File: run.sh
#!/bin/bash
# the make line also repeats each setting of config.mk as NAME=value (left out here)
make -C /OpenROAD-flow-scripts/flow DESIGN_CONFIG=/design/flow/config.mk WORK_HOME=/design/flow/orfs CLKGATE_MAP_FILE= finish
File: config.mk
export PLATFORM = sky130hd
export DESIGN_NAME = pointwise_layer_stream
export DESIGN_NICKNAME = pointwise_layer_stream
export VERILOG_FILES = /design/flow/design.v
export SDC_FILE = /design/flow/constraint.sdc
export NUM_CORES = 4
export LEC_CHECK = 0
export CAP_MARGIN = 20
export CORE_MARGIN = 2
export CORE_UTILIZATION = 43
export SLEW_MARGIN = 20
File: constraint.sdc
create_clock -name core_clock -period 11.6 [get_ports {clk}]
set_input_delay 2.3200 -clock core_clock [delete_from_list [all_inputs] [get_ports {clk}]]
set_output_delay 2.3200 -clock core_clock [all_outputs]
set_load 0.01 [all_outputs]
File: design.v
module pointwise_weight_regs #(
    parameter DATA_W   = 8,
    parameter CIN      = 32,
    parameter COUT     = 64,
    parameter PAR_CIN  = 8,
    parameter PAR_COUT = 8
)(
    input  wire clk,
    input  wire reset,
    input  wire                         wr_en,
    input  wire [$clog2(COUT*CIN)-1:0]  wr_addr,
    input  wire signed [DATA_W-1:0]     wr_data,
    input  wire [$clog2((COUT+PAR_COUT-1)/PAR_COUT)-1:0] cout_blk_idx,
    input  wire [$clog2((CIN +PAR_CIN -1)/PAR_CIN )-1:0] cin_blk_idx,
    output reg  signed [PAR_COUT*PAR_CIN*DATA_W-1:0] weight_vec
);
    localparam NUM_CIN_BLKS  = (CIN  + PAR_CIN  - 1) / PAR_CIN;
    localparam NUM_COUT_BLKS = (COUT + PAR_COUT - 1) / PAR_COUT;
    localparam BLOCK_W       = PAR_COUT * PAR_CIN * DATA_W;
    localparam TOTAL_BLOCKS  = NUM_CIN_BLKS * NUM_COUT_BLKS;
    localparam TOTAL_WEIGHTS = COUT * CIN;
    (* ram_style = "block" *)
    reg signed [BLOCK_W-1:0] weight_mem [0:TOTAL_BLOCKS-1];
    wire [$clog2(COUT)-1:0] wr_cout;
    wire [$clog2(CIN)-1:0]  wr_cin;
    assign wr_cout = wr_addr / CIN;
    assign wr_cin  = wr_addr % CIN;
    wire [$clog2(NUM_COUT_BLKS)-1:0] wr_cout_blk;
    wire [$clog2(NUM_CIN_BLKS)-1:0]  wr_cin_blk;
    assign wr_cout_blk = wr_cout / PAR_COUT;
    assign wr_cin_blk  = wr_cin  / PAR_CIN;
    wire [$clog2(TOTAL_BLOCKS)-1:0] blk_idx;
    assign blk_idx = wr_cout_blk * NUM_CIN_BLKS + wr_cin_blk;
    wire [$clog2(PAR_COUT)-1:0] off_cout;
    wire [$clog2(PAR_CIN)-1:0]  off_cin;
    assign off_cout = wr_cout % PAR_COUT;
    assign off_cin  = wr_cin  % PAR_CIN;
    wire [$clog2(PAR_COUT*PAR_CIN)-1:0] elem_idx;
    assign elem_idx = off_cout * PAR_CIN + off_cin;
    wire [$clog2(BLOCK_W)-1:0] bit_idx;
    assign bit_idx = elem_idx * DATA_W;
    always @(posedge clk) begin
        if (wr_en && (wr_addr < TOTAL_WEIGHTS)) begin
            weight_mem[blk_idx][bit_idx +: DATA_W] <= wr_data;
        end
    end
    always @(posedge clk) begin
        weight_vec <=
            weight_mem[cout_blk_idx * NUM_CIN_BLKS + cin_blk_idx];
    end
endmodule
module pointwise_mac_datapath #(
    parameter DATA_W   = 8,
    parameter ACC_W    = 64,
    parameter PAR_CIN  = 8,    
    parameter PAR_COUT = 8
)(
    input  wire                               clk,
    input  wire                               reset,
    input  wire                               acc_clear,
    input  wire                               acc_enable,
    input  wire signed [PAR_CIN*DATA_W-1:0]   feature_vec,
    input  wire signed [PAR_COUT*PAR_CIN*DATA_W-1:0] weight_vec,
    output wire signed [PAR_COUT*ACC_W-1:0]   acc_out
);
    initial begin
        if (PAR_CIN & (PAR_CIN - 1))
            $error("PAR_CIN must be power of 2.");
    end
    localparam PROD_W   = 2 * DATA_W;
    localparam TREE_LVL = $clog2(PAR_CIN);
    localparam SUM_W    = PROD_W + TREE_LVL;
    localparam LATENCY  = 2 + TREE_LVL;  
    integer g, i;
    reg signed [PAR_CIN*DATA_W-1:0]            feature_vec_r;
    reg signed [PAR_COUT*PAR_CIN*DATA_W-1:0]   weight_vec_r;
    always @(posedge clk) begin
        feature_vec_r <= feature_vec;
        weight_vec_r  <= weight_vec;
    end
    (* use_dsp = "yes" *)
    reg signed [PROD_W-1:0] mult [0:PAR_COUT-1][0:PAR_CIN-1];
    always @(posedge clk) begin
        for (g = 0; g < PAR_COUT; g = g + 1) begin
            for (i = 0; i < PAR_CIN; i = i + 1) begin
                mult[g][i] <=
                    $signed(feature_vec_r[i*DATA_W +: DATA_W]) *
                    $signed(weight_vec_r[(g*PAR_CIN+i)*DATA_W +: DATA_W]);
            end
        end
    end
    reg signed [SUM_W-1:0] tree_lvl 
        [0:PAR_COUT-1][0:TREE_LVL-1][0:PAR_CIN/2-1];
    always @(posedge clk) begin
        for (g = 0; g < PAR_COUT; g = g + 1) begin
            for (i = 0; i < PAR_CIN/2; i = i + 1) begin
                tree_lvl[g][0][i] <=
                    {{(SUM_W-PROD_W){mult[g][2*i][PROD_W-1]}}, mult[g][2*i]} +
                    {{(SUM_W-PROD_W){mult[g][2*i+1][PROD_W-1]}}, mult[g][2*i+1]};
            end
        end
    end
    genvar lvl;
    generate
        for (lvl = 1; lvl < TREE_LVL; lvl = lvl + 1) begin : TREE_GEN
            integer idx;
            always @(posedge clk) begin
                for (g = 0; g < PAR_COUT; g = g + 1) begin
                    for (idx = 0; idx < (PAR_CIN >> (lvl+1)); idx = idx + 1) begin
                        tree_lvl[g][lvl][idx] <=
                            tree_lvl[g][lvl-1][2*idx] +
                            tree_lvl[g][lvl-1][2*idx+1];
                    end
                end
            end
        end
    endgenerate
    wire signed [SUM_W-1:0] cycle_sum [0:PAR_COUT-1];
    genvar gi;
    generate
        for (gi = 0; gi < PAR_COUT; gi = gi + 1) begin : SUM_OUT
            assign cycle_sum[gi] = tree_lvl[gi][TREE_LVL-1][0];
        end
    endgenerate
    reg [LATENCY-1:0] acc_enable_pipe;
    reg [LATENCY-1:0] acc_clear_pipe;
    always @(posedge clk) begin
        if (reset) begin
            acc_enable_pipe <= 0;
            acc_clear_pipe  <= 0;
        end
        else begin
            acc_enable_pipe <= {acc_enable_pipe[LATENCY-2:0], acc_enable};
            acc_clear_pipe  <= {acc_clear_pipe[LATENCY-2:0],  acc_clear};
        end
    end
    wire acc_enable_aligned = acc_enable_pipe[LATENCY-1];
    wire acc_clear_aligned  = acc_clear_pipe[LATENCY-1];
    (* use_dsp = "yes" *)
    reg signed [ACC_W-1:0] acc_reg [0:PAR_COUT-1];
    always @(posedge clk) begin
        if (reset) begin
            for (g = 0; g < PAR_COUT; g = g + 1)
                acc_reg[g] <= 0;
        end
        else if (acc_clear_aligned) begin
            for (g = 0; g < PAR_COUT; g = g + 1)
                acc_reg[g] <= 0;
        end
        else if (acc_enable_aligned) begin
            for (g = 0; g < PAR_COUT; g = g + 1)
                acc_reg[g] <= acc_reg[g] + cycle_sum[g];
        end
    end
    generate
        for (gi = 0; gi < PAR_COUT; gi = gi + 1) begin : OUT_PACK
            assign acc_out[gi*ACC_W +: ACC_W] = acc_reg[gi];
        end
    endgenerate
endmodule
module pointwise_conv1x1_fsm_axis #(
    parameter DATA_W   = 8,
    parameter ACC_W    = 64,
    parameter CIN      = 32,
    parameter COUT     = 64,
    parameter PAR_CIN  = 8,
    parameter PAR_COUT = 8,
    parameter MAC_LATENCY = 5
)(
    input  wire clk,
    input  wire reset,
    input  wire s_axis_tvalid,
    output wire s_axis_tready,
    output wire m_axis_tvalid,
    input  wire m_axis_tready,
    input  wire signed [CIN*DATA_W-1:0] feature_vec,
    input  wire signed [PAR_COUT*ACC_W-1:0] acc_out,
    output reg  acc_clear,
    output reg  acc_enable,
    output reg signed [COUT*DATA_W-1:0] out_vec,
    output reg signed [CIN*DATA_W-1:0] feature_reg,
    output reg [$clog2((CIN+PAR_CIN-1)/PAR_CIN)-1:0]   cin_blk_idx,
    output reg [$clog2((COUT+PAR_COUT-1)/PAR_COUT)-1:0] cout_blk_idx,
    output reg o_intr
);
    localparam NUM_CIN_ITER  = (CIN  + PAR_CIN  - 1) / PAR_CIN;
    localparam NUM_COUT_ITER = (COUT + PAR_COUT - 1) / PAR_COUT;
    localparam IDLE      = 3'd0,
               LOAD      = 3'd1,
               ACCUM     = 3'd2,
               WAIT_PIPE = 3'd3,
               STORE     = 3'd4,
               DONE      = 3'd5;
    reg [2:0] state, next_state;
    reg [$clog2(NUM_CIN_ITER)-1:0]  cin_cnt;
    reg [$clog2(NUM_COUT_ITER)-1:0] cout_cnt;
    reg [$clog2(MAC_LATENCY)-1:0]   pipe_cnt;
    always @(posedge clk)
        if (reset)
            state <= IDLE;
        else
            state <= next_state;
    always @(*) begin
        next_state = state;
        case (state)
            IDLE:
                if (s_axis_tvalid)
                    next_state = LOAD;
            LOAD:
                next_state = ACCUM;
            ACCUM:
                if (cin_cnt == NUM_CIN_ITER-1)
                    next_state = WAIT_PIPE;
            WAIT_PIPE:
                if (pipe_cnt == MAC_LATENCY-1)
                    next_state = STORE;
            STORE:
                if (cout_cnt == NUM_COUT_ITER-1)
                    next_state = DONE;
                else
                    next_state = LOAD;
            DONE:
                if (m_axis_tready)
                    next_state = IDLE;
        endcase
    end
    function automatic signed [DATA_W-1:0] saturate;
        input signed [ACC_W-1:0] val;
        begin
            if (val > 127)
                saturate = 127;
            else if (val < -128)
                saturate = -128;
            else
                saturate = val[DATA_W-1:0];
        end
    endfunction
    integer g;
    always @(posedge clk) begin
        if (reset) begin
            cin_cnt      <= 0;
            cout_cnt     <= 0;
            pipe_cnt     <= 0;
            cin_blk_idx  <= 0;
            cout_blk_idx <= 0;
            acc_enable   <= 0;
            acc_clear    <= 0;
            out_vec      <= 0;
            feature_reg  <= 0;
            o_intr       <= 0;
        end
        else begin
            acc_enable <= 0;
            acc_clear  <= 0;
            o_intr     <= 0;
            if (state == ACCUM && next_state == WAIT_PIPE)
                pipe_cnt <= 0;
            else if (state == WAIT_PIPE)
                pipe_cnt <= pipe_cnt + 1;
            case (state)
                IDLE:
                begin
                    cin_cnt  <= 0;
                    cout_cnt <= 0;
                    if (s_axis_tvalid)
                        feature_reg <= feature_vec;   
                end
                LOAD:
                begin
                    cin_cnt      <= 0;
                    cin_blk_idx  <= 0;
                    cout_blk_idx <= cout_cnt;
                    acc_clear    <= 1;
                end
                ACCUM:
                begin
                    acc_enable  <= 1;
                    cin_blk_idx <= cin_cnt + 1;
                    if (cin_cnt != NUM_CIN_ITER-1)
                        cin_cnt <= cin_cnt + 1;
                end
                WAIT_PIPE:
                begin
                end
                STORE:
                begin
                    for (g = 0; g < PAR_COUT; g = g + 1)
                        if ((cout_cnt*PAR_COUT + g) < COUT)
                            out_vec[(cout_cnt*PAR_COUT + g)*DATA_W +: DATA_W]
                                <= saturate(acc_out[g*ACC_W +: ACC_W]);
                    if (cout_cnt != NUM_COUT_ITER-1)
                        cout_cnt <= cout_cnt + 1;
                end
                DONE:
                begin
                    o_intr <= 1;
                end
            endcase
        end
    end
    assign s_axis_tready = (state == IDLE);
    assign m_axis_tvalid = (state == DONE);
endmodule
module pointwise_layer_stream #(
    parameter DATA_W   = 8,
    parameter ACC_W    = 64,
    parameter CIN      = 16,
    parameter COUT     = 16,
    parameter PAR_CIN       = 8,
    parameter PAR_COUT       = 4
)(
    input  wire clk,
    input  wire reset,
    input  wire [CIN*DATA_W-1:0]  s_axis_tdata,
    input  wire                   s_axis_tvalid,
    output wire                   s_axis_tready,
    output wire [COUT*DATA_W-1:0] m_axis_tdata,
    output wire                   m_axis_tvalid,
    input  wire                   m_axis_tready,
    input  wire                         pw_wr_en,
    input  wire [$clog2(COUT*CIN)-1:0]  pw_wr_addr,
    input  wire signed [DATA_W-1:0]     pw_wr_data,
    output wire o_intr
);
    localparam NUM_CIN_ITER  = (CIN  + PAR_CIN  - 1) / PAR_CIN;
    localparam NUM_COUT_ITER = (COUT + PAR_COUT - 1) / PAR_COUT;
    localparam MAC_LATENCY = 3 + $clog2(PAR_CIN);
    wire                                  acc_clear;
    wire                                  acc_enable;
    wire signed [PAR_COUT*ACC_W-1:0]      acc_out;
    wire signed [CIN*DATA_W-1:0]          feature_full_reg;
    wire signed [PAR_CIN*DATA_W-1:0]      feature_slice;
    wire signed [PAR_COUT*PAR_CIN*DATA_W-1:0] weight_vec_block;
    wire [$clog2(NUM_CIN_ITER)-1:0]       cin_blk_idx;
    wire [$clog2(NUM_COUT_ITER)-1:0]      cout_blk_idx;
    wire signed [COUT*DATA_W-1:0]         fsm_out_vec;
    wire                                  fsm_m_axis_tvalid;
    pointwise_conv1x1_fsm_axis #(
        .DATA_W       (DATA_W),
        .ACC_W        (ACC_W),
        .CIN          (CIN),
        .COUT         (COUT),
        .PAR_CIN      (PAR_CIN),
        .PAR_COUT     (PAR_COUT),
        .MAC_LATENCY  (MAC_LATENCY)
    ) FSM (
        .clk            (clk),
        .reset          (reset),
        .s_axis_tvalid  (s_axis_tvalid),
        .s_axis_tready  (s_axis_tready),
        .m_axis_tvalid  (fsm_m_axis_tvalid),
        .m_axis_tready  (m_axis_tready),
        .feature_vec    (s_axis_tdata),       
        .acc_out        (acc_out),
        .acc_clear      (acc_clear),
        .acc_enable     (acc_enable),
        .out_vec        (fsm_out_vec),
        .feature_reg    (feature_full_reg),   
        .cin_blk_idx    (cin_blk_idx),
        .cout_blk_idx   (cout_blk_idx),
        .o_intr         (o_intr)
    );
    reg signed [PAR_CIN*DATA_W-1:0] feature_slice_r;
    always @(posedge clk)
        feature_slice_r <=
            feature_full_reg[
                cin_blk_idx * PAR_CIN * DATA_W +: PAR_CIN * DATA_W
            ];
    assign feature_slice = feature_slice_r;
    pointwise_weight_regs #(
        .DATA_W   (DATA_W),
        .CIN      (CIN),
        .COUT     (COUT),
        .PAR_CIN  (PAR_CIN),
        .PAR_COUT (PAR_COUT)
    ) PW_WREGS (
        .clk          (clk),
        .reset        (reset),
        .wr_en        (pw_wr_en),
        .wr_addr      (pw_wr_addr),
        .wr_data      (pw_wr_data),
        .cin_blk_idx  (cin_blk_idx),
        .cout_blk_idx (cout_blk_idx),
        .weight_vec   (weight_vec_block)
    );
    pointwise_mac_datapath #(
        .DATA_W   (DATA_W),
        .ACC_W    (ACC_W),
        .PAR_CIN  (PAR_CIN),
        .PAR_COUT (PAR_COUT)
    ) MAC_DP (
        .clk         (clk),
        .reset       (reset),
        .acc_clear   (acc_clear),
        .acc_enable  (acc_enable),
        .feature_vec (feature_slice),    
        .weight_vec  (weight_vec_block),
        .acc_out     (acc_out)
    );
    assign m_axis_tdata  = fsm_out_vec;
    assign m_axis_tvalid = fsm_m_axis_tvalid;
endmodule
==> results_slide.txt, run 1 <==
Implementation Results

Synthesis
  – Post-Syn Area: 243000 sq um
  – Yosys cell count: 21300
  – Synth cell count leaders: inv_1 (3046), dfxtp_1 (2195), edfxtp_1 (2048), fa_1 (1792), ha_1 (1650)
  – Mapped Avg Cell Area: 11.4 sq um
  – Cell type with the largest total area: edfxtp_1
  – Adder share: 0.232
  – Area fraction in mux cells: 0.0686
  – Yosys cell types: 98
  – Complex Gates by Area: 0.0697
  – Area fraction in xor and xnor cells: 0.0386
  – Synth top cell by count: inv_1
  – Top cell area share: 0.253
  – Simple Share, Synth: 0.100
  – Top logic family: adder cells
  – Post-Syn Instances: 21300
  – Post-synth EDFFs: 2048
  – Ys Warns: 7
  – Synth Seq Share: 0.433
  – Main area contributors: edfxtp_1 (25%), dfxtp_1 (18%), fa_1 (15%), ha_1 (8.5%), mux4_2 (4.7%)
  – Synthesized flop and latch total: 4243
  – Post-synthesis async set-or-reset flop share: 0
  – Floorplan net count: 24900
  – Yosys stat chip area: 243000 sq um
  – Dominant register cell: dfxtp_1

Worst hold path
  – WHS Endpoint: MAC_DP.feature_vec_r[2]
  – Hold Crit Class: flop to flop
  – Hold_sp: feature_slice_r[2]
  – Hold Crit Depth: 0

Clock tree
  – Resized Gates After CTS: 0
  – CTS tree: yes
  – Post-CTS Setup Inserts: 0
  – CTS buffer count: 446
  – CTS clk-pin slew, worst paths: 0.06 ns
  – CTS Buffer Depth: 4
  – CTS Sinks: 4243
  – Cts hold-fix bufs: 0
  – Clock Tree Root: clkbuf_16
  – Insertion Delay late pin: 1.08 ns
  – H-Tree Level Count: 5

Timing
  – Slew margin rel.: 0.208
  – Max Slew Vio Count: 0
  – Setup_tns: 0 ns
  – Crit path time final: 5.14 ns
  – Worst Max-Slew Pin Slew: 1.18 ns
  – Clock Skews: 0.136 ns
  – Unrepaired setup endpoints after global routing: false
  – Fmax: 194 MHz
  – Endpoints failing hold: 0
  – Min Hold Slack: 0.273 ns
  – Final Cycle Share: 0.444
  – Final setup fails: 0

Detailed routing
  – Via density: 5.19
  – Detailed Route Iter0 Violations: 12200
  – DRC: 0
  – ANT nets after route: 0
  – Wire length per cell: 21.3 um
  – DRT Wirelength: 627 mm
  – Vias: 153000
  – Initial DRT Pass Iterations: 6

GRT
  – Initial antenna violation count: 94
  – Number of global-route vias before repair: 152000
  – First-pass GRT wire length: 945 mm
  – Largest net degree at the start of global routing: 107
  – Grt total ovfl: 0
  – Tot GR Track Use: 0.217

Power and ir drop
  – Seq pwr: 0.0192 W
  – Top Consumer: combinational cells
  – Combinational power: 0.0233 W
  – Clock power share: 0.261
  – Flop pwr share: 0.334
  – Switching Fraction: 0.375
  – VDD IR-drop max: 0.169 mV
  – Switching power: 0.0216 W
  – Power density over cell area: 213 nW/um^2
  – Clock network power: 0.0150 W
  – LEAKAGE: 109 nW
  – Gate power share: 0.405
  – Power Internal: 0.0360 W

Floorplanning
  – FP Rows: 276
  – Core Util at FP: 0.431
  – IO Pins: 280
  – Chip height: 757 um
  – Die X: 757 um
  – Core box area: 565000 sq um
  – Die ar.: 572000 sq um

Place
  – RD Place Congestion: 0.881
  – Port Buffers: 279
  – Placed instance area: 254000 sq um
  – DPL Wire Length: 468 mm

Setup path
  – Cell mode on critical path: a21oi_1
  – Crit path kind: flop to flop
  – Worst Path Required: 12.49 ns
  – R2r setup slk: 6.46 ns
  – Buffers and inverters on the worst path: 3
  – Critical Path Sink: MAC_DP.mult[10][15]
  – Critical path cell sequence: buf_4, and2_1, ha_1, fa_1, inv_1, fa_1, fa_1, inv_1, ha_1, a21oi_1, o21ai_0, a21oi_1, o21bai_1, a21oi_1, o21bai_1, a21oi_1, o21ai_0, xnor2_1
  – Crit-path max cell delay: 0.80 ns
  – RR Endpoint: MAC_DP.mult[10][15]
  – CP Launch Type: flop
  – FF-to-FF path depth: 18
  – Critical Path Fanout Max: 17
  – Cell family with most CP delay: adder cells
  – R2r startpoint: MAC_DP.feature_vec_r[22]
  – Crit. End Element: flop
  – CP arrival: 6.04 ns
  – Slowest cell on the critical path: dfxtp_1
  – Worst Setup SP: MAC_DP.feature_vec_r[22]
  – Worst path depth: 18

Final layout
  – Net count, final: 25100
  – Fillcell total: 50600
  – Layout area overhead: 10.9%
  – Post-route cell area: 270000 sq um

Run
  – Max Cap Viol: 0
  – Log Warnings: 40

Status
  – Status: complete, no violations
-- metal layers --
layer / wire [um] / vias to the layer above / part of all wire / global-route usage
li1: - / 71500 / - / -
met1: 295000 / 76200 / 0.47 / 0.322
met2: 268000 / 4288 / 0.43 / 0.327
met3: 41000 / 846 / 0.065 / 0.0314
met4: 22400 / 18 / 0.036 / 0.0686
met5: 120 / - / 0.00019 / 0
-- per-stage QoR --
stage,utilization,power [W],worst slack (ns),instances
detailed placement,0.450,0.0427,5.45,28600
global placement,0.450,0.0424,5.47,28600
global route,0.478,0.0614,6.12,29400
floorplan,-,0.0357,7.11,21300
CTS,0.478,0.0579,6.50,29400
finish,0.478,0.0576,6.46,29400
-- final cells by class --
class	count	area, sq um	area share
diodes	28	70.1	0.000259
clock buffers	620	12700	0.0471
clock inverters	223	2920	0.0108
inverters	3050	11400	0.0424
multi-input cells	13300	124000	0.459
flip-flops and latches	4243	105000	0.390
well taps	7506	9390	0.0348
repair buffers	430	4030	0.0149
==> inputs of run 2 (changes only) <==
Settings changed: ABC_AREA from default to 1, CAP_MARGIN 20 to 30, CELL_PAD_IN_SITES_DETAIL_PLACEMENT from default to 1, CELL_PAD_IN_SITES_GLOBAL_PLACEMENT from default to 2, CORE_MARGIN 2 to 7, CORE_UTILIZATION 43 to 60, CTS_CLUSTER_DIAMETER from default to 352, CTS_CLUSTER_SIZE from default to 87, PLACE_DENSITY from default to 0.85, SETUP_SLACK_MARGIN from default to 2.87, SLEW_MARGIN 20 to 25.
Clock period 11.6 ns to 10.0 ns, I/O delays scaled along.
==> run 2 against run 1 <==
Effect of this change: the run now fails in global placement without I/O (3_1_place_gp_skip_io); synthesized cell count up 40%; die area fell by 21%; synthesized area up 7.0%.
==> results_slide.txt, run 2 <==
Key Metrics from the Run

Synthesis
  – Dominant register cell: dfxtp_1
  – Post-synthesis async set-or-reset flop share: 0
  – Area fraction in xor and xnor cells: 0.0354
  – Simple Share, Synth: 0.151
  – Complex Gates by Area: 0.0915
  – Adder share: 0.217
  – Post-Syn Area: 260000 sq um
  – Area fraction in mux cells: 0
  – Mapped Avg Cell Area: 8.71 sq um
  – Top cell area share: 0.236
  – Main area contributors: edfxtp_1 (24%), dfxtp_1 (17%), fa_1 (14%), inv_1 (8.2%), ha_1 (7.9%)
  – Yosys stat chip area: 260000 sq um
  – Synthesized flop and latch total: 4243
  – Yosys cell types: 55
  – Synth Seq Share: 0.405
  – Ys Warns: 7
  – Synth top cell by count: inv_1
  – Post-synth EDFFs: 2048
  – Top logic family: adder cells
  – Synth cell count leaders: inv_1 (5724), nand2_1 (5233), nor2_1 (3550), dfxtp_1 (2195), edfxtp_1 (2048)
  – Cell type with the largest total area: edfxtp_1
  – Floorplan net count: 33500
  – Yosys cell count: 29900
  – Post-Syn Instances: 29900

Floorplanning
  – Core box area: 432000 sq um
  – Die ar.: 453000 sq um
  – FP Rows: 241
  – Core Util at FP: 0.604
  – Chip height: 673 um
  – Die X: 673 um

Status
  – Run Error: [ERROR GPL-0301] Utilization 105.994 % exceeds 100%.
  – Status: did not finish
  – Last stage: global placement without I/O (3_1_place_gp_skip_io)
==> inputs of run 3 (changes only) <==
Settings changed: ABC_AREA 1 to default, CAP_MARGIN 30 to 20, CELL_PAD_IN_SITES_DETAIL_PLACEMENT 1 to 2, CELL_PAD_IN_SITES_GLOBAL_PLACEMENT 2 to default, CORE_ASPECT_RATIO from default to 0.88, CORE_MARGIN 7 to 2, CORE_UTILIZATION 60 to 45, CTS_CLUSTER_DIAMETER 352 to 25, CTS_CLUSTER_SIZE 87 to 38, GPL_ROUTABILITY_DRIVEN from default to 0, GPL_TIMING_DRIVEN from default to 0, HOLD_SLACK_MARGIN from default to 0.16, PLACE_DENSITY 0.85 to default, PLACE_DENSITY_LB_ADDON from default to 0.23, SETUP_SLACK_MARGIN 2.87 to 2.68, SLEW_MARGIN 25 to 0.
==> run 3 against run 2 <==
Effect of this change: synthesized area is 6.5% lower; the flow stops in detailed placement (3_5_place_dp); die area up 21%; synthesized cell count shrank 29%.
==> results_slide.txt, run 3 <==
Key Metrics from the Run

Synthesis
  – Post-Syn Area: 243000 sq um
  – Main area contributors: edfxtp_1 (25%), dfxtp_1 (18%), fa_1 (15%), ha_1 (8.5%), mux4_2 (4.7%)
  – Synth top cell by count: inv_1
  – Complex Gates by Area: 0.0697
  – Cell type with the largest total area: edfxtp_1
  – Simple Share, Synth: 0.100
  – Synth cell count leaders: inv_1 (3046), dfxtp_1 (2195), edfxtp_1 (2048), fa_1 (1792), ha_1 (1650)
  – Floorplan net count: 24900
  – Post-synth EDFFs: 2048
  – Yosys cell count: 21300
  – Area fraction in xor and xnor cells: 0.0386
  – Post-Syn Instances: 21300
  – Adder share: 0.232
  – Mapped Avg Cell Area: 11.4 sq um
  – Synthesized flop and latch total: 4243
  – Top logic family: adder cells
  – Yosys cell types: 98
  – Yosys stat chip area: 243000 sq um
  – Top cell area share: 0.253
  – Synth Seq Share: 0.433
  – Post-synthesis async set-or-reset flop share: 0
  – Area fraction in mux cells: 0.0686
  – Ys Warns: 7
  – Dominant register cell: dfxtp_1

Floorplanning
  – IO Pins: 280
  – Die ar.: 547000 sq um
  – Core Util at FP: 0.451
  – Die X: 788 um
  – FP Rows: 253
  – Chip height: 694 um
  – Core box area: 539000 sq um

Status
  – Last stage: detailed placement (3_5_place_dp)
  – Run Error: [ERROR DPL-0033] detailed placement checks failed during check placement.
  – Status: did not finish

Place
  – Port Buffers: 278
==> run 3: metrics by stage <==
stage                   area, sq um  hold slack, ns  cells
after floorplan              243000           0.310  21300
after global placement       255000           0.311  28700
==> inputs of run 4 (changes only) <==
Settings changed: ABC_AREA from default to 1, CAP_MARGIN 20 to 30, CELL_PAD_IN_SITES_GLOBAL_PLACEMENT from default to 2, CORE_ASPECT_RATIO 0.88 to default, CORE_MARGIN 2 to 7, CORE_UTILIZATION 45 to 60, CTS_CLUSTER_DIAMETER 25 to 352, CTS_CLUSTER_SIZE 38 to 87, GPL_ROUTABILITY_DRIVEN 0 to default, GPL_TIMING_DRIVEN 0 to default, HOLD_SLACK_MARGIN 0.16 to default, PLACE_DENSITY_LB_ADDON 0.23 to 0.19, SETUP_SLACK_MARGIN 2.68 to 2.87, SLEW_MARGIN 0 to 25.
==> run 4 against run 3 <==
Effect of this change: the flow stops in global placement without I/O (3_1_place_gp_skip_io); synthesized cell count is 40% higher; die area decreased by 17%; synthesized area grew 7.0%.
==> results_slide.txt, run 4 <==
Key Metrics from the Run

Synthesis
  – Post-synthesis async set-or-reset flop share: 0
  – Yosys cell types: 55
  – Synth Seq Share: 0.405
  – Post-Syn Area: 260000 sq um
  – Main area contributors: edfxtp_1 (24%), dfxtp_1 (17%), fa_1 (14%), inv_1 (8.2%), ha_1 (7.9%)
  – Top cell area share: 0.236
  – Post-synth EDFFs: 2048
  – Adder share: 0.217
  – Post-Syn Instances: 29900
  – Mapped Avg Cell Area: 8.71 sq um
  – Top logic family: adder cells
  – Dominant register cell: dfxtp_1
  – Synthesized flop and latch total: 4243
  – Complex Gates by Area: 0.0915
  – Yosys stat chip area: 260000 sq um
  – Synth top cell by count: inv_1
  – Yosys cell count: 29900
  – Simple Share, Synth: 0.151
  – Cell type with the largest total area: edfxtp_1
  – Floorplan net count: 33500
  – Area fraction in mux cells: 0
  – Synth cell count leaders: inv_1 (5724), nand2_1 (5233), nor2_1 (3550), dfxtp_1 (2195), edfxtp_1 (2048)
  – Ys Warns: 7
  – Area fraction in xor and xnor cells: 0.0354

Floorplanning
  – Core box area: 432000 sq um
  – Die X: 673 um
  – FP Rows: 241
  – Core Util at FP: 0.604
  – Die ar.: 453000 sq um
  – Chip height: 673 um

Status
  – Status: did not finish
  – Run Error: [ERROR FLW-0024] Place density exceeds 1.0 (current PLACE_DENSITY_LB_ADDON =  0.19). Please check if the value of  PLACE_DENSITY_LB_ADDON is between 0 and 0.99.
  – Last stage: global placement without I/O (3_1_place_gp_skip_io)
==> inputs of run 5 (changes only) <==
Settings changed: ABC_AREA 1 to default, CAP_MARGIN 30 to 5, CELL_PAD_IN_SITES_DETAIL_PLACEMENT 2 to default, CELL_PAD_IN_SITES_GLOBAL_PLACEMENT 2 to default, CORE_MARGIN 7 to 2, CORE_UTILIZATION 60 to 72, CTS_CLUSTER_DIAMETER 352 to 96, CTS_CLUSTER_SIZE 87 to 14, PLACE_DENSITY from default to 0.38, PLACE_DENSITY_LB_ADDON 0.19 to default, SETUP_SLACK_MARGIN 2.87 to -0.27, SLEW_MARGIN 25 to 20.
Clock period 10.0 ns to 3.99 ns, I/O delays scaled along.
==> run 5 against run 4 <==
Effect of this change: the run fails in global routing (5_1_grt); synthesized cell count decreased by 29%; synthesized area decreased by 6.5%; die area decreased by 24%.
==> results_slide.txt, run 5 <==
Key Metrics from the Run

Synthesis
  – Synth Seq Share: 0.433
  – Synth cell count leaders: inv_1 (3046), dfxtp_1 (2195), edfxtp_1 (2048), fa_1 (1792), ha_1 (1650)
  – Post-synth EDFFs: 2048
  – Complex Gates by Area: 0.0697
  – Top logic family: adder cells
  – Area fraction in xor and xnor cells: 0.0386
  – Mapped Avg Cell Area: 11.4 sq um
  – Yosys cell types: 98
  – Area fraction in mux cells: 0.0686
  – Top cell area share: 0.253
  – Post-Syn Instances: 21300
  – Simple Share, Synth: 0.100
  – Yosys cell count: 21300
  – Main area contributors: edfxtp_1 (25%), dfxtp_1 (18%), fa_1 (15%), ha_1 (8.5%), mux4_2 (4.7%)
  – Ys Warns: 7
  – Post-synthesis async set-or-reset flop share: 0
  – Adder share: 0.232
  – Synth top cell by count: inv_1
  – Floorplan net count: 24900
  – Cell type with the largest total area: edfxtp_1
  – Yosys stat chip area: 243000 sq um
  – Synthesized flop and latch total: 4243
  – Post-Syn Area: 243000 sq um
  – Dominant register cell: dfxtp_1

Place
  – Dpl ws: -0.594 ns
  – RD Place Congestion: 0.972
  – Port Buffers: 279
  – DPL Wire Length: 502 mm
  – Post-Place Cells: 27500
  – Placed instance area: 266000 sq um

Floorplanning
  – IO Pins: 280
  – Chip height: 586 um
  – FP Rows: 213
  – Core box area: 337000 sq um
  – Core Util at FP: 0.723
  – Die X: 586 um
  – Die ar.: 343000 sq um

Clock tree
  – CTS buffer count: 347
  – Clock Tree Root: clkbuf_16
  – CTS Buffer Depth: 4
  – CTS Sinks: 4243
  – Cts hold-fix bufs: 0
  – H-Tree Level Count: 5

Status
  – Status: did not finish
  – Run Error: [ERROR DPL-0033] detailed placement checks failed during check placement.
  – Last stage: global routing (5_1_grt)
==> run 5: through the flow <==
step	setup TNS [ns]	utilization
after CTS	-46.40	0.828
after detailed placement	-55.37	0.791
after global placement	-40.53	0.791
after floorplan	-19.44	-
==> run 5: timing repair <==
| action | in CTS |
|---|---|
| gates cloned | 9 |
| endpoints found under the setup margin | 132 |
| setup buffers | 134 |
| resized | 434 |
| pin swaps | 326 |
==> inputs of run 6 (changes only) <==
Settings changed: CAP_MARGIN 5 to 20, CTS_CLUSTER_DIAMETER 96 to default, CTS_CLUSTER_SIZE 14 to default, PLACE_DENSITY 0.38 to 0.37, SETUP_SLACK_MARGIN -0.27 to 0.94.
Clock period 3.99 ns to 3.12 ns, I/O delays scaled along.
==> run 6 against run 5 <==
Effect of this change: the run again fails in global routing (5_1_grt); synthesized area is the same; synthesized cell count is the same; die area is the same.
==> results_slide.txt, run 6 <==
Key Metrics from the Run

Status
  – Status: did not finish
  – Last stage: global routing (5_1_grt)

Synthesis
  – Simple Share, Synth: 0.100
  – Yosys cell count: 21300
  – Top cell area share: 0.253
  – Mapped Avg Cell Area: 11.4 sq um
  – Post-synthesis async set-or-reset flop share: 0
  – Top logic family: adder cells
  – Synth top cell by count: inv_1
  – Post-Syn Area: 243000 sq um
  – Cell type with the largest total area: edfxtp_1
  – Floorplan net count: 24900
  – Area fraction in mux cells: 0.0686
  – Yosys stat chip area: 243000 sq um
  – Ys Warns: 7
  – Yosys cell types: 98
  – Dominant register cell: dfxtp_1
  – Synth cell count leaders: inv_1 (3046), dfxtp_1 (2195), edfxtp_1 (2048), fa_1 (1792), ha_1 (1650)
  – Adder share: 0.232
  – Synthesized flop and latch total: 4243
  – Area fraction in xor and xnor cells: 0.0386
  – Synth Seq Share: 0.433
  – Post-synth EDFFs: 2048
  – Main area contributors: edfxtp_1 (25%), dfxtp_1 (18%), fa_1 (15%), ha_1 (8.5%), mux4_2 (4.7%)
  – Complex Gates by Area: 0.0697
  – Post-Syn Instances: 21300

Floorplanning
  – Die ar.: 343000 sq um
  – Core Util at FP: 0.723
  – IO Pins: 280
  – FP Rows: 213
  – Die X: 586 um
  – Core box area: 337000 sq um
  – Chip height: 586 um

Place
  – Port Buffers: 279
  – DPL Wire Length: 516 mm
  – RD Place Congestion: 0.962

Clock tree
  – Clock Tree Root: clkbuf_16
  – H-Tree Level Count: 5
  – CTS buffer count: 413
  – CTS Sinks: 4243
  – CTS Buffer Depth: 4
-- run 6: repair_timing --
item / 4_1_cts
cloned: 10
hold endpoints to repair: 35
endpoints found under the setup margin: 1888
hold buffers: 1
resized: 259
pin swaps: 165
buffers inserted: 141
-- run 6: per-stage QoR --
stage	util	power [W]	worst slack, ns	instances	area, sq um
2_1_floorplan	-	0.135	-1.05	21300	246000
3_3_place_gp	0.822	0.174	-1.28	28600	277000
3_5_place_dp	0.822	0.177	-1.42	28600	277000
4_1_cts	0.873	0.235	-1.36	29500	294000
==> inputs of run 7 (changes only) <==
Settings changed: ABC_AREA from default to 0, CAP_MARGIN 20 to 5, CORE_ASPECT_RATIO from default to 0.8, CTS_CLUSTER_DIAMETER from default to 96, CTS_CLUSTER_SIZE from default to 22, GPL_ROUTABILITY_DRIVEN from default to 0, GPL_TIMING_DRIVEN from default to 1, PLACE_DENSITY 0.37 to 0.65, SETUP_SLACK_MARGIN 0.94 to 1.2, TNS_END_PERCENT from default to 75.
Clock period 3.12 ns to 4.99 ns, I/O delays scaled along.
==> run 7 against run 6 <==
Effect of this change: the run now finishes clean; synthesized area did not move; synthesized cell count is the same; die area about the same.
==> results_slide.txt, run 7 <==
Implementation Results

Timing
  – Final Cycle Share: 0.917
  – Fmax: 218 MHz
  – Slew margin rel.: 0.214
  – Setup_tns: 0 ns
  – Min Hold Slack: 0.325 ns
  – Clock Skews: 0.130 ns
  – Unrepaired setup endpoints after global routing: true
  – Max Slew Vio Count: 0
  – Worst Max-Slew Pin Slew: 1.18 ns
  – Endpoints failing hold: 0
  – Crit path time final: 4.58 ns
  – Final setup fails: 0

Synthesis
  – Floorplan net count: 24900
  – Post-synth EDFFs: 2048
  – Yosys cell count: 21300
  – Synth Seq Share: 0.433
  – Complex Gates by Area: 0.0697
  – Top logic family: adder cells
  – Cell type with the largest total area: edfxtp_1
  – Synthesized flop and latch total: 4243
  – Main area contributors: edfxtp_1 (25%), dfxtp_1 (18%), fa_1 (15%), ha_1 (8.5%), mux4_2 (4.7%)
  – Post-Syn Area: 243000 sq um
  – Mapped Avg Cell Area: 11.4 sq um
  – Synth top cell by count: inv_1
  – Post-synthesis async set-or-reset flop share: 0
  – Dominant register cell: dfxtp_1
  – Ys Warns: 7
  – Post-Syn Instances: 21300
  – Area fraction in xor and xnor cells: 0.0386
  – Yosys cell types: 98
  – Adder share: 0.232
  – Synth cell count leaders: inv_1 (3046), dfxtp_1 (2195), edfxtp_1 (2048), fa_1 (1792), ha_1 (1650)
  – Area fraction in mux cells: 0.0686
  – Top cell area share: 0.253
  – Simple Share, Synth: 0.100
  – Yosys stat chip area: 243000 sq um

Place
  – Placed instance area: 255000 sq um
  – Port Buffers: 279
  – Post-Place Cells: 25900
  – DPL Wire Length: 473 mm

Clock tree
  – CTS Buffer Depth: 4
  – CTS buffer count: 224
  – Insertion Delay late pin: 1.03 ns
  – Clock Tree Root: clkbuf_16
  – CTS Sinks: 4243
  – CTS clk-pin slew, worst paths: 0.09 ns
  – CTS tree: yes
  – Cts hold-fix bufs: 0
  – H-Tree Level Count: 4

Setup path
  – Critical Path Fanout Max: 14
  – Crit-path max cell delay: 0.58 ns
  – Critical path cell sequence: buf_4, clkbuf_16, and2_1, fa_1, fa_1, fa_1, inv_1, fa_1, inv_1, ha_1, inv_1, o21bai_1, a21oi_2, o21bai_1, a21oi_2, o21bai_1, a21oi_1, xnor2_1
  – RR Endpoint: MAC_DP.mult[15][14]
  – Cell family with most CP delay: adder cells
  – Crit path kind: flop to flop
  – FF-to-FF path depth: 18
  – R2r setup slk: 0.41 ns
  – Slowest cell on the critical path: fa_1
  – Worst Setup SP: MAC_DP.feature_vec_r[58]
  – Worst path depth: 18
  – Buffers and inverters on the worst path: 5
  – R2r startpoint: MAC_DP.feature_vec_r[58]
  – Cell mode on critical path: fa_1
  – Worst Path Required: 5.84 ns
  – CP arrival: 5.43 ns
  – Crit. End Element: flop
  – Critical Path Sink: MAC_DP.mult[15][14]
  – CP Launch Type: flop

Power and ir drop
  – Power density over cell area: 477 nW/um^2
  – Switching power: 0.0523 W
  – Flop pwr share: 0.345
  – Gate power share: 0.499
  – LEAKAGE: 111 nW
  – VDD IR-drop max: 0.484 mV
  – Top Consumer: combinational cells
  – Switching Fraction: 0.404
  – Seq pwr: 0.0447 W
  – Clock power share: 0.156
  – Clock network power: 0.0203 W
  – Power Internal: 0.0773 W
  – Combinational power: 0.0647 W

Worst hold path
  – Hold_sp: feature_slice_r[36]
  – Hold Crit Depth: 0
  – Hold Crit Class: flop to flop
  – WHS Endpoint: MAC_DP.feature_vec_r[36]

Detailed routing
  – Via density: 6.09
  – Initial DRT Pass Iterations: 9
  – DRT Wirelength: 668 mm
  – ANT nets after route: 0
  – Vias: 164000
  – Detailed Route Iter0 Violations: 19000
  – DRC: 0
  – Wire length per cell: 24.9 um

Final layout
  – Net count, final: 25700
  – Final Non-Filler Cells: 26900
  – Layout area overhead: 11.6%
  – Post-route cell area: 272000 sq um
  – Fillcell total: 19500

Floorplanning
  – Chip height: 524 um
  – Die X: 654 um
  – FP Rows: 190
  – Die ar.: 343000 sq um
  – IO Pins: 280
  – Core box area: 336000 sq um
  – Core Util at FP: 0.725

GRT
  – Number of global-route vias before repair: 159000
  – Grt total ovfl: 0
  – Largest net degree at the start of global routing: 152
  – First-pass GRT wire length: 970 mm
  – Tot GR Track Use: 0.378
  – Initial antenna violation count: 120

Status
  – Status: complete, no violations

Run
  – Max Cap Viol: 0
  – Log Warnings: 56
-- run 7: cell type report --
type / instances / area (sq um) / area share
well taps: 4512 / 5650 / 0.0208
clock inverters: 35 / 509 / 0.00187
multi-input cells: 13300 / 129000 / 0.476
clock buffers: 334 / 6060 / 0.0223
inverters: 3050 / 11500 / 0.0424
diodes: 67 / 168 / 0.000617
repair buffers: 1286 / 12700 / 0.0469
flip-flops and latches: 4243 / 106000 / 0.390
-- run 7: metal layers --
layer / global-route usage / up-vias / wire length [um] / part of all wire
met2: 0.548 / 9048 / 283000 / 0.42
met4: 0.125 / 54 / 29900 / 0.045
met3: 0.122 / 1549 / 89500 / 0.13
met1: 0.544 / 80500 / 266000 / 0.40
met5: 0 / - / 374 / 0.00056
li1: - / 72500 / - / -
-- run 7: metrics by stage --
stage	util	setup slack (ns)	total power (W)
6_report	0.810	0.413	0.130
5_1_grt	0.809	0.273	0.137
4_1_cts	0.793	0.567	0.124
3_5_place_dp	0.759	0.274	0.102
3_3_place_gp	0.759	0.360	0.100
2_1_floorplan	-	0.824	0.0841
-- run 7: repair_timing --
item / CTS / global route
cloned: 15 / 15
resized: 477 / 782
endpoints found under the setup margin: 293 / 334
setup buffers: 281 / 219
pin swaps: 225 / 497
hold endpoints to repair: 0 / 0
==> inputs of run 8 (changes only) <==
Settings changed: ABC_AREA 0 to default, CAP_MARGIN 5 to 20, CELL_PAD_IN_SITES_GLOBAL_PLACEMENT from default to 1, CORE_ASPECT_RATIO 0.8 to default, CORE_MARGIN 2 to 8, CORE_UTILIZATION 72 to 51, CTS_CLUSTER_DIAMETER 96 to default, CTS_CLUSTER_SIZE 22 to 12, GPL_ROUTABILITY_DRIVEN 0 to 1, GPL_TIMING_DRIVEN 1 to 0, MIN_ROUTING_LAYER from default to met1, PLACE_DENSITY 0.65 to 0.77, SETUP_SLACK_MARGIN 1.2 to -0.4, SLEW_MARGIN 20 to 30, TNS_END_PERCENT 75 to default.
Clock period 4.99 ns to 8.7 ns, I/O delays scaled along.
==> run 8 against run 7 <==
Effect of this change: power decreased by 40%; first-iteration DRC count decreased by 24%; via count decreased by 2.6%; clock skew decreased by 0.046 ns; maximum frequency decreased by 21%; register-to-register slack improved by 2.5 ns; sequential share of layout area about the same; hold slack got worse by 0.030 ns; global-route usage decreased by 9.6 points; critical endpoint is now MAC_DP.mult[5][15]; largest power group unchanged; highest routed layer unchanged.
==> results_slide.txt, run 8 <==
Implementation Results

Place
  – Port Buffers: 278
  – RD Place Congestion: 0.930
  – Post-Place Cells: 28000
  – DPL Wire Length: 570 mm

Clock tree
  – Resized Gates After CTS: 0
  – Clock Tree Root: clkbuf_16
  – CTS clk-pin slew, worst paths: 0.06 ns
  – CTS Sinks: 4243
  – Cts hold-fix bufs: 0
  – CTS buffer count: 450
  – Insertion Delay late pin: 1.03 ns
  – CTS tree: yes
  – Post-CTS Setup Inserts: 0
  – CTS Buffer Depth: 4
  – H-Tree Level Count: 5

Setup path
  – Slowest cell on the critical path: clkbuf_1
  – FF-to-FF path depth: 19
  – R2r setup slk: 2.89 ns
  – R2r startpoint: MAC_DP.feature_vec_r[43]
  – Worst path depth: 19
  – Buffers and inverters on the worst path: 4
  – CP Launch Type: flop
  – Crit-path max cell delay: 0.57 ns
  – RR Endpoint: MAC_DP.mult[5][15]
  – Worst Setup SP: MAC_DP.feature_vec_r[43]
  – Cell family with most CP delay: adder cells
  – Crit. End Element: flop
  – Critical path cell sequence: clkbuf_1, nand2_1, fa_1, inv_1, fa_1, inv_1, fa_1, fa_1, inv_1, ha_1, a21oi_1, o21bai_1, a21oi_1, o21bai_1, a21oi_1, o21bai_1, a21oi_1, o21ai_0, xnor2_1
  – Worst Path Required: 9.54 ns
  – CP arrival: 6.65 ns
  – Crit path kind: flop to flop
  – Critical Path Sink: MAC_DP.mult[5][15]
  – Critical Path Fanout Max: 10

Detailed routing
  – Wire length per cell: 24.8 um
  – Via density: 5.51
  – Detailed Route Iter0 Violations: 14400
  – DRT Wirelength: 718 mm
  – Initial DRT Pass Iterations: 7
  – ANT nets after route: 0
  – DRC: 0
  – Vias: 159000

Synthesis
  – Synthesized flop and latch total: 4243
  – Dominant register cell: dfxtp_1
  – Area fraction in mux cells: 0.0686
  – Simple Share, Synth: 0.100
  – Synth Seq Share: 0.433
  – Post-synth EDFFs: 2048
  – Floorplan net count: 24900
  – Post-Syn Instances: 21300
  – Ys Warns: 7
  – Main area contributors: edfxtp_1 (25%), dfxtp_1 (18%), fa_1 (15%), ha_1 (8.5%), mux4_2 (4.7%)
  – Synth cell count leaders: inv_1 (3046), dfxtp_1 (2195), edfxtp_1 (2048), fa_1 (1792), ha_1 (1650)
  – Post-synthesis async set-or-reset flop share: 0
  – Adder share: 0.232
  – Mapped Avg Cell Area: 11.4 sq um
  – Area fraction in xor and xnor cells: 0.0386
  – Post-Syn Area: 243000 sq um
  – Top logic family: adder cells
  – Yosys cell types: 98
  – Synth top cell by count: inv_1
  – Cell type with the largest total area: edfxtp_1
  – Yosys cell count: 21300
  – Yosys stat chip area: 243000 sq um
  – Complex Gates by Area: 0.0697
  – Top cell area share: 0.253

Power and ir drop
  – Flop pwr share: 0.335
  – VDD IR-drop max: 0.212 mV
  – Switching Fraction: 0.386
  – Combinational power: 0.0322 W
  – Power density over cell area: 286 nW/um^2
  – Top Consumer: combinational cells
  – LEAKAGE: 109 nW
  – Switching power: 0.0299 W
  – Power Internal: 0.0476 W
  – Gate power share: 0.415
  – Clock network power: 0.0193 W
  – Seq pwr: 0.0260 W
  – Clock power share: 0.250

Worst hold path
  – Hold_sp: PW_WREGS.weight_vec[15]
  – Hold Crit Depth: 0
  – Hold Crit Class: flop to flop
  – WHS Endpoint: MAC_DP.weight_vec_r[15]

Floorplanning
  – Die ar.: 500000 sq um
  – Die X: 707 um
  – Core Util at FP: 0.512
  – Core box area: 475000 sq um
  – Chip height: 707 um
  – FP Rows: 253
  – IO Pins: 280

GRT
  – First-pass GRT wire length: 1040 mm
  – Tot GR Track Use: 0.282
  – Number of global-route vias before repair: 158000
  – Initial antenna violation count: 153
  – Largest net degree at the start of global routing: 49
  – Grt total ovfl: 0

Timing
  – Setup_tns: 0 ns
  – Fmax: 172 MHz
  – Max Slew Vio Count: 0
  – Slew margin rel.: 0.206
  – Unrepaired setup endpoints after global routing: false
  – Endpoints failing hold: 0
  – Final Cycle Share: 0.668
  – Worst Max-Slew Pin Slew: 1.19 ns
  – Final setup fails: 0
  – Crit path time final: 5.81 ns
  – Clock Skews: 0.0834 ns

Final layout
  – Net count, final: 25700
  – Final Non-Filler Cells: 29000
  – Layout area overhead: 11.1%

Run
  – Max Cap Viol: 0
  – Log Warnings: 31

Status
  – Status: complete, no violations
## run 8: final cells by class
type	instances	area, sq um
Antenna cell	131	328
Buffer	680	2790
Clock buffer	700	13000
Clock inverter	130	1830
Fill cell	39900	205000
Inverter	3050	11400
Multi-Input combinational cell	13300	124000
Sequential cell	4243	105000
Tap cell	6375	7980
Timing Repair Buffer	310	3460
## run 8: layer usage
layer,global-route usage,vias to the layer above,routed length [um]
li1,-,72800,-
met1,0.381,79200,299000
met2,0.439,6154,321000
met3,0.0624,1292,63500
met4,0.121,52,34000
met5,0,-,334
## run 8: metrics by stage
stage                     worst slack [ns]  utilization  hold WS [ns]  total power, W  cell area [sq um]
after CTS                             2.94        0.568         0.271          0.0776             270000
after global placement                1.00        0.535         0.311          0.0578             254000
after floorplan                       4.21            -         0.310          0.0475             243000
final                                 2.89        0.569         0.294          0.0775             270000
after global routing                  2.63        0.569         0.306          0.0822             270000
after detailed placement              2.26        0.537         0.312          0.0582             255000
==> inputs of run 9 (changes only) <==
Settings changed: CELL_PAD_IN_SITES_GLOBAL_PLACEMENT 1 to default, CORE_MARGIN 8 to 2, CORE_UTILIZATION 51 to 72, CTS_CLUSTER_SIZE 12 to default, GPL_ROUTABILITY_DRIVEN 1 to default, GPL_TIMING_DRIVEN 0 to default, MIN_ROUTING_LAYER met1 to default, PLACE_DENSITY 0.77 to 0.4, SETUP_SLACK_MARGIN -0.4 to 0.87, SLEW_MARGIN 30 to 20.
Clock period 8.7 ns to 2.92 ns, I/O delays scaled along.
==> run 9 against run 8 <==
Effect of this change: the run now fails in global routing (5_1_grt); synthesized cell count stayed put; synthesized area stayed put; die area is 31% lower.
==> results_slide.txt, run 9 <==
Key Metrics from the Run

Floorplanning
  – Chip height: 586 um
  – Core box area: 337000 sq um
  – Die ar.: 343000 sq um
  – FP Rows: 213
  – Die X: 586 um
  – Core Util at FP: 0.723
  – IO Pins: 280

Status
  – Status: did not finish
  – Last stage: global routing (5_1_grt)

Synthesis
  – Dominant register cell: dfxtp_1
  – Synth Seq Share: 0.433
  – Post-Syn Area: 243000 sq um
  – Area fraction in mux cells: 0.0686
  – Post-synth EDFFs: 2048
  – Cell type with the largest total area: edfxtp_1
  – Post-Syn Instances: 21300
  – Main area contributors: edfxtp_1 (25%), dfxtp_1 (18%), fa_1 (15%), ha_1 (8.5%), mux4_2 (4.7%)
  – Floorplan net count: 24900
  – Area fraction in xor and xnor cells: 0.0386
  – Top logic family: adder cells
  – Synth cell count leaders: inv_1 (3046), dfxtp_1 (2195), edfxtp_1 (2048), fa_1 (1792), ha_1 (1650)
  – Synth top cell by count: inv_1
  – Adder share: 0.232
  – Yosys cell count: 21300
  – Top cell area share: 0.253
  – Simple Share, Synth: 0.100
  – Post-synthesis async set-or-reset flop share: 0
  – Complex Gates by Area: 0.0697
  – Yosys cell types: 98
  – Synthesized flop and latch total: 4243
  – Yosys stat chip area: 243000 sq um
  – Ys Warns: 7
  – Mapped Avg Cell Area: 11.4 sq um

Clock tree
  – H-Tree Level Count: 5
  – CTS Buffer Depth: 4
  – CTS Sinks: 4243
  – Clock Tree Root: clkbuf_16
  – CTS buffer count: 412

Place
  – Port Buffers: 279
  – Post-Place Cells: 28900
  – DPL Wire Length: 518 mm
  – Dpl ws: -1.58 ns
  – RD Place Congestion: 0.973
[run 9: metrics by stage]
stage	cell area [sq um]	utilization	hold slack, ns	total power [W]
after CTS	297000	0.884	0.0677	0.254
after global placement	279000	0.829	0.310	0.187
after detailed placement	279000	0.829	0.312	0.191
after floorplan	246000	-	0.310	0.144
[run 9: repair_timing]
item                                   4_1_cts
pin swaps                                  301
cloned                                      13
setup buffers                              226
endpoints found under the hold margin       36
gates resized                              431
hold buffers                                 1
setup endpoints to repair                 2687
==> inputs of run 10 (changes only) <==
Settings changed: CAP_MARGIN 20 to 5, CTS_CLUSTER_DIAMETER from default to 96, CTS_CLUSTER_SIZE from default to 14, PLACE_DENSITY 0.4 to 0.42, SETUP_SLACK_MARGIN 0.87 to 0.64.
Clock period 2.92 ns to 4.49 ns, I/O delays scaled along.
==> run 10 against run 9 <==
Effect of this change: synthesized area unchanged; synthesized cell count unchanged; now fails the layout checks on setup timing; die area unchanged.
==> results_slide.txt, run 10 <==
Implementation Results

Detailed routing
  – Wire length per cell: 24.7 um
  – DRT Wirelength: 666 mm
  – DRC: 0
  – ANT nets after route: 0
  – Vias: 163000
  – Initial DRT Pass Iterations: 7
  – Via density: 6.05
  – Detailed Route Iter0 Violations: 16500

Synthesis
  – Adder share: 0.232
  – Simple Share, Synth: 0.100
  – Synthesized flop and latch total: 4243
  – Floorplan net count: 24900
  – Mapped Avg Cell Area: 11.4 sq um
  – Main area contributors: edfxtp_1 (25%), dfxtp_1 (18%), fa_1 (15%), ha_1 (8.5%), mux4_2 (4.7%)
  – Post-synthesis async set-or-reset flop share: 0
  – Synth top cell by count: inv_1
  – Yosys cell count: 21300
  – Post-Syn Area: 243000 sq um
  – Cell type with the largest total area: edfxtp_1
  – Complex Gates by Area: 0.0697
  – Area fraction in mux cells: 0.0686
  – Post-Syn Instances: 21300
  – Top cell area share: 0.253
  – Area fraction in xor and xnor cells: 0.0386
  – Top logic family: adder cells
  – Post-synth EDFFs: 2048
  – Synth Seq Share: 0.433
  – Yosys stat chip area: 243000 sq um
  – Dominant register cell: dfxtp_1
  – Ys Warns: 7
  – Yosys cell types: 98
  – Synth cell count leaders: inv_1 (3046), dfxtp_1 (2195), edfxtp_1 (2048), fa_1 (1792), ha_1 (1650)

Setup path
  – R2r setup slk: -0.02 ns
  – Worst path depth: 20
  – CP arrival: 5.38 ns
  – Worst Path Required: 5.35 ns
  – Critical Path Sink: MAC_DP.mult[8][14]
  – Crit path kind: flop to flop
  – Worst Setup SP: MAC_DP.feature_vec_r[7]
  – RR Endpoint: MAC_DP.mult[8][14]
  – R2r startpoint: MAC_DP.feature_vec_r[7]
  – FF-to-FF path depth: 20
  – Buffers and inverters on the worst path: 6
  – CP Launch Type: flop
  – Cell mode on critical path: fa_1
  – Crit. End Element: flop
  – Critical path cell sequence: buf_4, and2_4, fa_1, inv_1, fa_1, inv_1, fa_1, inv_2, fa_1, inv_2, ha_4, inv_4, o21bai_1, a21o_1, a21o_1, a21oi_2, o21bai_1, a21o_1, a21oi_2, xnor2_1
  – Critical Path Fanout Max: 8
  – Slowest cell on the critical path: fa_1
  – Crit-path max cell delay: 0.57 ns
  – Cell family with most CP delay: adder cells

Timing
  – Setup_tns: -0.0332 ns
  – Crit path time final: 4.51 ns
  – Setup WS post-layout: -0.0235 ns
  – Clock Skews: 0.104 ns
  – Final setup fails: 2
  – Fmax: 222 MHz
  – Max Slew Vio Count: 0
  – Worst Max-Slew Pin Slew: 1.32 ns
  – Final Cycle Share: 1.01
  – Slew margin rel.: 0.122
  – Endpoints failing hold: 0
  – Unrepaired setup endpoints after global routing: true

Worst hold path
  – WHS Endpoint: MAC_DP.feature_vec_r[3]
  – Hold_sp: feature_slice_r[3]
  – Hold Crit Depth: 0
  – Hold Crit Class: flop to flop

Status
  – Status: finished with violations
  – Layout Check Fails: setup timing

Place
  – DPL Wire Length: 474 mm
  – Port Buffers: 279
  – Dpl ws: -0.137 ns
  – Post-Place Cells: 26100
  – RD Place Congestion: 0.969

GRT
  – Largest net degree at the start of global routing: 120
  – Number of global-route vias before repair: 164000
  – Initial antenna violation count: 123
  – Grt total ovfl: 0
  – First-pass GRT wire length: 985 mm
  – Tot GR Track Use: 0.384

Power and ir drop
  – VDD IR-drop max: 0.415 mV
  – Clock power share: 0.203
  – LEAKAGE: 111 nW
  – Combinational power: 0.0660 W
  – Flop pwr share: 0.343
  – Gate power share: 0.454
  – Power, Total: 0.145 W
  – Top Consumer: combinational cells
  – Seq pwr: 0.0499 W
  – Power density over cell area: 536 nW/um^2
  – Power Internal: 0.0886 W
  – Switching Fraction: 0.390
  – Clock network power: 0.0295 W
  – Switching power: 0.0567 W

Floorplanning
  – FP Rows: 213
  – Core Util at FP: 0.723
  – Die ar.: 343000 sq um
  – Die X: 586 um
  – Chip height: 586 um
  – Core box area: 337000 sq um
  – IO Pins: 280

Run
  – Max Cap Viol: 0
  – Log Warnings: 50

Clock tree
  – CTS clk-pin slew, worst paths: 0.08 ns
  – Cts hold-fix bufs: 0
  – H-Tree Level Count: 5
  – CTS buffer count: 348
  – Clock Tree Root: clkbuf_16
  – CTS Sinks: 4243
  – CTS tree: yes
  – Insertion Delay late pin: 1.02 ns
  – CTS Buffer Depth: 4

Final layout
  – Layout area overhead: 11.5%
  – Final Non-Filler Cells: 27000
  – Net count, final: 25800
run 10: area by class of cell:
type / instances / area [sq um]
Antenna cell: 53 / 133
Clock buffer: 532 / 9600
Clock inverter: 37 / 613
Fill cell: 19900 / 65200
Inverter: 3050 / 11500
Multi-Input combinational cell: 13300 / 127000
Sequential cell: 4243 / 106000
Tap cell: 4515 / 5650
Timing Repair Buffer: 1234 / 11600
run 10: routing by layer:
metal  track usage  share of wire  vias up  wire length [um]
met5             0        0.00050        -               336
met4         0.187          0.057       50             38300
met3        0.0990           0.11     1757             75700
met2         0.572           0.44     8477            292000
met1         0.528           0.39    80300            259000
li1              -              -    72700                 -
run 10: stage by stage:
step                 util  hold WS [ns]  instance area, sq um
floorplan               -         0.310                245000
global placement    0.762         0.310                256000
detailed placement  0.762         0.312                256000
CTS                 0.799         0.258                269000
global route        0.806         0.296                271000
finish              0.806         0.287                271000
run 10: repair_timing:
action | 4_1_cts | 5_1_grt
endpoints found under the hold margin | 0 | 0
resized | 238 | 353
pin swaps | 204 | 311
gates cloned | 9 | 13
setup buffers | 148 | 85
endpoints found under the setup margin | 236 | 325
==> inputs of run 11 (changes only) <==
Settings changed: CAP_MARGIN 5 to 20, CORE_UTILIZATION 72 to 65, CTS_CLUSTER_DIAMETER 96 to default, CTS_CLUSTER_SIZE 14 to default, PLACE_DENSITY 0.42 to default, SETUP_SLACK_MARGIN 0.64 to default.
Clock period 4.49 ns to 7.07 ns, I/O delays scaled along.
==> run 11 against run 10 <==
Effect of this change: the run now finishes clean; global-route usage down 5.7 points; sequential cell count did not move; non-clock buffer count fell by 772; cell area decreased by 1.8%; worst setup slack improved by 1.8 ns; clock power down 19%; combinational power is 42% lower; count of clock-buffer cells in the layout up 45; critical path type unchanged; largest cell class unchanged; largest power group unchanged.
==> results_slide.txt, run 11 <==
Implementation Results

Timing
  – Fmax: 190 MHz
  – Slew margin rel.: 0.132
  – Max Slew Vio Count: 0
  – Unrepaired setup endpoints after global routing: false
  – Setup_tns: 0 ns
  – Clock Skews: 0.0832 ns
  – Crit path time final: 5.26 ns
  – Worst Max-Slew Pin Slew: 1.30 ns
  – Endpoints failing hold: 0
  – Final Cycle Share: 0.744
  – Final setup fails: 0

Power and ir drop
  – Clock power share: 0.254
  – Power Internal: 0.0587 W
  – Power density over cell area: 352 nW/um^2
  – Seq pwr: 0.0318 W
  – Flop pwr share: 0.339
  – Gate power share: 0.406
  – LEAKAGE: 109 nW
  – Switching power: 0.0351 W
  – Switching Fraction: 0.374
  – VDD IR-drop max: 0.334 mV
  – Top Consumer: combinational cells
  – Clock network power: 0.0239 W
  – Combinational power: 0.0381 W

Synthesis
  – Top cell area share: 0.253
  – Floorplan net count: 24900
  – Main area contributors: edfxtp_1 (25%), dfxtp_1 (18%), fa_1 (15%), ha_1 (8.5%), mux4_2 (4.7%)
  – Post-Syn Instances: 21300
  – Simple Share, Synth: 0.100
  – Post-synthesis async set-or-reset flop share: 0
  – Yosys stat chip area: 243000 sq um
  – Cell type with the largest total area: edfxtp_1
  – Top logic family: adder cells
  – Synth Seq Share: 0.433
  – Dominant register cell: dfxtp_1
  – Synth top cell by count: inv_1
  – Yosys cell count: 21300
  – Complex Gates by Area: 0.0697
  – Synth cell count leaders: inv_1 (3046), dfxtp_1 (2195), edfxtp_1 (2048), fa_1 (1792), ha_1 (1650)
  – Ys Warns: 7
  – Adder share: 0.232
  – Yosys cell types: 98
  – Synthesized flop and latch total: 4243
  – Post-synth EDFFs: 2048
  – Area fraction in mux cells: 0.0686
  – Mapped Avg Cell Area: 11.4 sq um
  – Post-Syn Area: 243000 sq um
  – Area fraction in xor and xnor cells: 0.0386

Final layout
  – Layout area overhead: 9.49%
  – Net count, final: 25100
  – Final Non-Filler Cells: 26900

Clock tree
  – Cts hold-fix bufs: 0
  – H-Tree Level Count: 5
  – Post-CTS Setup Inserts: 0
  – CTS Sinks: 4243
  – Clock Tree Root: clkbuf_16
  – Resized Gates After CTS: 0
  – Insertion Delay late pin: 1.03 ns
  – CTS tree: yes
  – CTS clk-pin slew, worst paths: 0.06 ns
  – CTS buffer count: 435
  – CTS Buffer Depth: 4

Setup path
  – Cell family with most CP delay: adder cells
  – FF-to-FF path depth: 17
  – Worst Setup SP: MAC_DP.feature_vec_r[5]
  – Critical Path Sink: MAC_DP.mult[0][15]
  – Slowest cell on the critical path: dfxtp_1
  – Critical path cell sequence: buf_4, nand2_1, fa_1, fa_1, fa_1, fa_1, inv_1, ha_1, inv_1, o21bai_1, a21oi_1, o21bai_1, a21oi_1, o21bai_1, a21oi_1, o21ai_0, xnor2_1
  – Crit-path max cell delay: 0.93 ns
  – Buffers and inverters on the worst path: 3
  – Critical Path Fanout Max: 22
  – Worst path depth: 17
  – CP arrival: 6.10 ns
  – Worst Path Required: 7.91 ns
  – Crit path kind: flop to flop
  – R2r startpoint: MAC_DP.feature_vec_r[5]
  – RR Endpoint: MAC_DP.mult[0][15]
  – CP Launch Type: flop
  – Cell mode on critical path: fa_1
  – R2r setup slk: 1.81 ns
  – Crit. End Element: flop

Detailed routing
  – DRT Wirelength: 616 mm
  – Vias: 155000
  – ANT nets after route: 0
  – Via density: 5.77
  – Detailed Route Iter0 Violations: 14800
  – DRC: 0
  – Initial DRT Pass Iterations: 6
  – Wire length per cell: 22.9 um

Status
  – Status: complete, no violations

Floorplanning
  – IO Pins: 280
  – Chip height: 616 um
  – Die ar.: 380000 sq um
  – Core Util at FP: 0.654
  – Die X: 616 um
  – Core box area: 372000 sq um
  – FP Rows: 224

Place
  – DPL Wire Length: 455 mm
  – RD Place Congestion: 0.913
  – Post-Place Cells: 26100
  – Port Buffers: 279

GRT
  – Number of global-route vias before repair: 155000
  – Tot GR Track Use: 0.327
  – Largest net degree at the start of global routing: 131
  – Initial antenna violation count: 95
  – First-pass GRT wire length: 936 mm
  – Grt total ovfl: 0

Worst hold path
  – Hold_sp: PW_WREGS.weight_vec[126]
  – Hold Crit Depth: 0
  – WHS Endpoint: MAC_DP.weight_vec_r[126]
  – Hold Crit Class: flop to flop

Run
  – Max Cap Viol: 0
  – Log Warnings: 51
## run 11: cell type report
type                       count  area (sq um)
timing repair buffer         462          4310
fill                       26700        106000
sequential                  4243        105000
antenna                       46           115
clock buffer                 577         12100
inverter                    3050         11400
clock inverter               238          2790
tap                         4972          6220
multi-input combinational  13300        124000
## run 11: layer usage
| layer | up-vias | part of all wire | GRT usage |
|---|---|---|---|
| met2 | 5815 | 0.44 | 0.503 |
| met5 | - | 0.00017 | 0 |
| li1 | 71500 | - | - |
| met3 | 1079 | 0.090 | 0.0675 |
| met4 | 16 | 0.039 | 0.115 |
| met1 | 76900 | 0.43 | 0.464 |
## run 11: metrics by stage
stage | setup slack, ns | cell area, sq um | total power, W | hold WS (ns) | utilization
final | 1.81 | 267000 | 0.0938 | 0.303 | 0.716
after global placement | 1.31 | 251000 | 0.0691 | 0.310 | 0.675
after detailed placement | 1.67 | 252000 | 0.0697 | 0.312 | 0.675
after global routing | 1.47 | 267000 | 0.0997 | 0.321 | 0.715
after CTS | 1.80 | 266000 | 0.0937 | 0.300 | 0.715
after floorplan | 2.58 | 243000 | 0.0585 | 0.310 | -
No activity file was given, so power comes from the tool's default toggle rates.
